run 1:
Design tpumac, start of the top module:
module tpumac
 #(parameter BITS_AB=8,
   parameter BITS_C=16)
  (
   input clk, rst_n, WrEn, en,
   input signed [BITS_AB-1:0] Ain,
   input signed [BITS_AB-1:0] Bin,
   input signed [BITS_C-1:0] Cin,
   output reg signed [BITS_AB-1:0] Aout,
   output reg signed [BITS_AB-1:0] Bout,
   output reg signed [BITS_C-1:0] Cout
  );
clock: 5.2 ns
lec_check: 0
abc_area: 1
cap_margin: 20
core_margin: 5
core_utilization: 40
cts_cluster_size: 75
gpl_routability_driven: 0
min_routing_layer: met2
slew_margin: 20
tns_end_percent: 65
run.sh (not shown) runs the stock make flow with config.mk's settings and CLKGATE_MAP_FILE=.
[inputs] run 2 vs run 1
==> flow/config.mk <==
export PLATFORM = sky130hd
export DESIGN_NAME = tpumac
export DESIGN_NICKNAME = tpumac
export VERILOG_FILES = /design/flow/design.v
export SDC_FILE = /design/flow/constraint.sdc
export NUM_CORES = 4
export LEC_CHECK = 0
export CAP_MARGIN = 20
export CORE_MARGIN = 2
export CORE_UTILIZATION = 40
export CTS_CLUSTER_DIAMETER = 388
export CTS_CLUSTER_SIZE = 100
export SETUP_SLACK_MARGIN = -0.22
export SLEW_MARGIN = 20
Results
Summary of run 2 and run 1: one run falls short of a clean finish, namely run 2.
The layout from run 2, despite a flow that completed every stage, fails the layout checks, with the failing checks listed as negative setup slack.
The run showing the smaller non-clock buffer count is run 2.
On area enclosed by the die boundary: run 2 sits below run 1.
Taking run 2 over run 1, the post-synthesis instance area ratio works out to 0.936.
In run 2, global-route wire length before repair is lower than in run 1.
The total number of placement rows in run 2 was lower than what run 1 gave.
Of run 2 and run 1, run 1 shows the higher largest clock skew in the final design, with run 2 below it.
Per the comparison of run 2 with run 1, vertical extent of the die went down; via count saw a decrease.
#### Input delta (run 3 over run 2)
diff --git a/flow/config.mk b/flow/config.mk
--- a/flow/config.mk
+++ b/flow/config.mk
@@ -8,7 +8,6 @@
 export CAP_MARGIN = 20
 export CORE_MARGIN = 2
-export CORE_UTILIZATION = 40
-export CTS_CLUSTER_DIAMETER = 388
-export CTS_CLUSTER_SIZE = 100
-export SETUP_SLACK_MARGIN = -0.22
+export CORE_UTILIZATION = 64
+export CTS_CLUSTER_DIAMETER = 38
+export HOLD_SLACK_MARGIN = -0.08
 export SLEW_MARGIN = 20
Results
- Higher aggregate routed wire length was reported by run 3, not run 2.
- Run 2 → run 3: clock sink total was more or less identical; area of the placeable core went down by 38%; aggregate global-route resource usage went up by 12 points.
- Run 3 has post-route minimum period below what run 2 had.
- Run 3 reached the final stage; the timing, DRC and antenna checks on its layout passed.
- Run 2 ran in full, but the layout does not pass; the checks complain about negative setup slack.
Input changes introduced in run 4 (baseline for comparison: run 3):
diff --git a/flow/config.mk b/flow/config.mk
--- a/flow/config.mk
+++ b/flow/config.mk
@@ -8,6 +8,7 @@
 export CAP_MARGIN = 20
 export CORE_MARGIN = 2
-export CORE_UTILIZATION = 64
-export CTS_CLUSTER_DIAMETER = 38
-export HOLD_SLACK_MARGIN = -0.08
+export CORE_UTILIZATION = 72
+export CTS_CLUSTER_DIAMETER = 27
+export CTS_CLUSTER_SIZE = 25
+export PLACE_DENSITY_LB_ADDON = 0.25
 export SLEW_MARGIN = 20
Results
In the summary table, run 4 is marked failed, with error DPL-0033 raised in clock tree synthesis.
Run 3: flow completed, timing, DRC and antenna clean
Comparing run 3 and run 4, the lower starting utilization of the core area was measured on run 3.
Cmp run 3 and run 4 / post-placement worst setup slack / higher: run 3
Die size: run 4 better than run 3
Looking at placer's final routability congestion estimate, run 4 sits 4.4% above run 3.
Input-level comparison between run 5 and run 4:
diff --git a/flow/config.mk b/flow/config.mk
--- a/flow/config.mk
+++ b/flow/config.mk
@@ -8,7 +8,7 @@
 export CAP_MARGIN = 20
 export CORE_MARGIN = 2
-export CORE_UTILIZATION = 72
-export CTS_CLUSTER_DIAMETER = 27
-export CTS_CLUSTER_SIZE = 25
-export PLACE_DENSITY_LB_ADDON = 0.25
+export CORE_UTILIZATION = 40
+export PLACE_DENSITY_LB_ADDON = 0.09
+export SETUP_SLACK_MARGIN = -0.24
 export SLEW_MARGIN = 20
+export TNS_END_PERCENT = 5
==> comparison <==
- The layout from run 5, despite a flow that completed every stage, fails the layout checks, with the failing checks listed as negative setup slack.
- Die outline height | run 5 above run 4
- Against run 4 as the reference, run 5 delivers a higher post-place setup slack.
- In terms of distinct cell type count of the synthesized netlist, run 4 and run 5 differ only marginally.
- Summary — width of the die, run 5 relative to run 4: higher, by 32%.
- NOTE final weighted congestion in routability-driven placement run 4->run 5 decreased by more than 10%
- Taking run 4 as the reference, in run 5 placeable core region shows an increase of 4700 um2; die area grew by 75%; synthesized cell area level; number of placed cells counting well taps shows an increase of 11%; placed instance area picked up an extra 1.5%.
- Number of standard-cell rows in the floorplan: run 5 and run 4 compared, higher one is run 5
